== v10 ==
## cache
module cache (
    input   logic           i_hclk,
    input   logic           i_hnreset,
    input   logic           i_hsel_m,
    input   logic   [31:0]  i_haddr_m,
    input   logic           i_hwrite_m,
    input   logic   [ 2:0]  i_hsize_m,
    input   logic   [ 2:0]  i_hburst_m,
    input   logic   [ 3:0]  i_hprot_m,
    input   logic   [ 1:0]  i_htrans_m,
    input   logic           i_hmastlock_m,
    input   logic           i_hready_m,
    input   logic   [31:0]  i_hwdata_m,
    output  logic           o_hready_m,
    output  logic           o_hresp_m,
    output  logic   [31:0]  o_hrdata_m,
    input   logic           i_nbypass,
    input   logic   [31:0]  i_climit,
    input   logic           i_d_cache_en,
    output  logic           o_hsel_sl,
    output  logic           o_hready_i_sl,
    output  logic   [31:0]  o_haddr_sl,
    output  logic           o_hwrite_sl,
    output  logic   [2:0]   o_hsize_sl,
    output  logic   [1:0]   o_htrans_sl,
    output  logic   [31:0]  o_hwdata_sl,
    input   logic   [31:0]  i_hrdata_sl,
    input   logic           i_hready_o_sl,
    input   logic           i_hresp_sl,
    output  logic           o_mem_en,
    output  logic           o_mem_we,
    output  logic   [7:0]   o_mem_addr,
    output  logic   [31:0]  o_mem_wdata,
    input   logic   [31:0]  i_mem_rdata
    );
Settings: LEC_CHECK=0, ABC_AREA=1, CAP_MARGIN=20, CORE_MARGIN=2, CORE_UTILIZATION=72, CTS_CLUSTER_SIZE=24, PLACE_DENSITY=0.35, SETUP_SLACK_MARGIN=2.8, SLEW_MARGIN=20; clock period 9.51 ns.
run.sh (not shown) runs the stock make flow with config.mk's settings and CLKGATE_MAP_FILE=.
v10: aborted in clock tree synthesis (tool error)
Setup changes, v10 to v53
Settings: CTS_CLUSTER_SIZE now 46, was 24; PLACE_DENSITY no longer set, was 0.35; CTS_CLUSTER_DIAMETER now 81, previously not set; PLACE_DENSITY_LB_ADDON now 0.11, previously not set; SETUP_SLACK_MARGIN no longer set, was 2.8; the clock period (ns, I/O delays scaled along) now 8.64, was 9.51.
## What came out
v53 | ERROR | global routing. v10 -> v53: area after synthesis delta 0, exact match. Post-DP HPWL went down slightly going from v10 to v53. On number of placed instances with taps included, v10 and v53 are neck and neck. Post-placement worst setup slack is lower on v53. Diff v53..v10 | portion of netlist area occupied by mux cells | negligible.
The following lists how v14 was set up differently from v53:
Settings: changing CAP_MARGIN from 20 to 40; removing ABC_AREA (formerly 1); removing CTS_CLUSTER_DIAMETER (formerly 81); setting SETUP_SLACK_MARGIN to -0.67 for the first time; changing the clock period (ns, I/O delays scaled along) from 8.64 to 8.56.
--- outcome ---
Tool error DPL-0033 stopped v14 during clock tree synthesis; no final results.
Delta(post-DP HPWL, v14 - v53) > 0
v14 reports a higher area of the core region than v53 does.
Diff v53 -> v14 | die outline width | increase of 2.7 um
Synthesized area in v14 is about 3% above v53.
On synthesized cell count: between v53 and v14, it ends up higher for v53.
The inputs of v27 differ from those of v14 as listed below.
Settings: CAP_MARGIN changed from 40 to 20; SETUP_SLACK_MARGIN changed from -0.67 to 1.4; PLACE_DENSITY newly set to 0.6; CORE_UTILIZATION changed from 72 to 40; CTS_CLUSTER_SIZE removed (was 46); PLACE_DENSITY_LB_ADDON removed (was 0.11); the clock period (ns, I/O delays scaled along) changed from 8.56 to 11.9.
Findings:
When v27 is measured against v14, its width of the die turns out about 33% higher. Sequential share of the synthesized area: v14 vs v27 identical. Floorplan check, v27 vs v14: die outline larger in v27. Relative to v14, worst slack at placement has increased by 1.73 ns in v27. v27 vs v14 — number of rows created at floorplan climbed by more than a quarter. v27 was carried through to the last stage, and its layout satisfied the timing, DRC and antenna checks.

Starting RTL as in the previous note.
Settings: LEC_CHECK=0, CAP_MARGIN=20, CORE_MARGIN=2, CORE_UTILIZATION=66, CTS_CLUSTER_DIAMETER=380, MAX_ROUTING_LAYER=met4, SETUP_SLACK_MARGIN=1.33, SLEW_MARGIN=20, TNS_END_PERCENT=5; clock period 9.55 ns.
The starting point aborted during global routing (5_1_grt), error GRT-0116.
Next try:
CORE_UTILIZATION = 59   (was 66)
CTS_CLUSTER_DIAMETER = 25   (was 380)
SETUP_SLACK_MARGIN = 1.77   (was 1.33)
TNS_END_PERCENT = default   (was 5)
clock period = 6.81 ns   (was 9.55 ns; I/O delays follow)
The changed run failed in global routing (5_1_grt).
Area after synthesis is unchanged.
Synthesized cell count does not change.
Die size came out higher by 12%.
Next try:
CORE_UTILIZATION = 58   (was 59)
CTS_CLUSTER_DIAMETER = default   (was 25)
MAX_ROUTING_LAYER = default   (was met4)
PLACE_DENSITY = 0.8   (was default)
SETUP_SLACK_MARGIN = default   (was 1.77)
TNS_END_PERCENT = 5   (was default)
clock period = 6.59 ns   (was 6.81 ns; I/O delays follow)
The changed run produced a layout that fails on negative setup slack.
Synthesized area is unchanged.
Die size is higher by about 1.7%.
Synthesized cell count stays the same.
Next try:
CORE_UTILIZATION = 20   (was 58)
PLACE_DENSITY = 0.6   (was 0.8)
TNS_END_PERCENT = default   (was 5)
clock period = 15.7 ns   (was 6.59 ns; I/O delays follow)
Outcome:
- The new run completed with no timing, DRC or antenna violations
- area after synthesis stays the same
- clock-buffer cell count drops by 5
- setup slack gets better by 3.9 ns
- synthesized cell count does not change
- first-iteration DRC count drops by about 50%
- wire length drops by about 20%
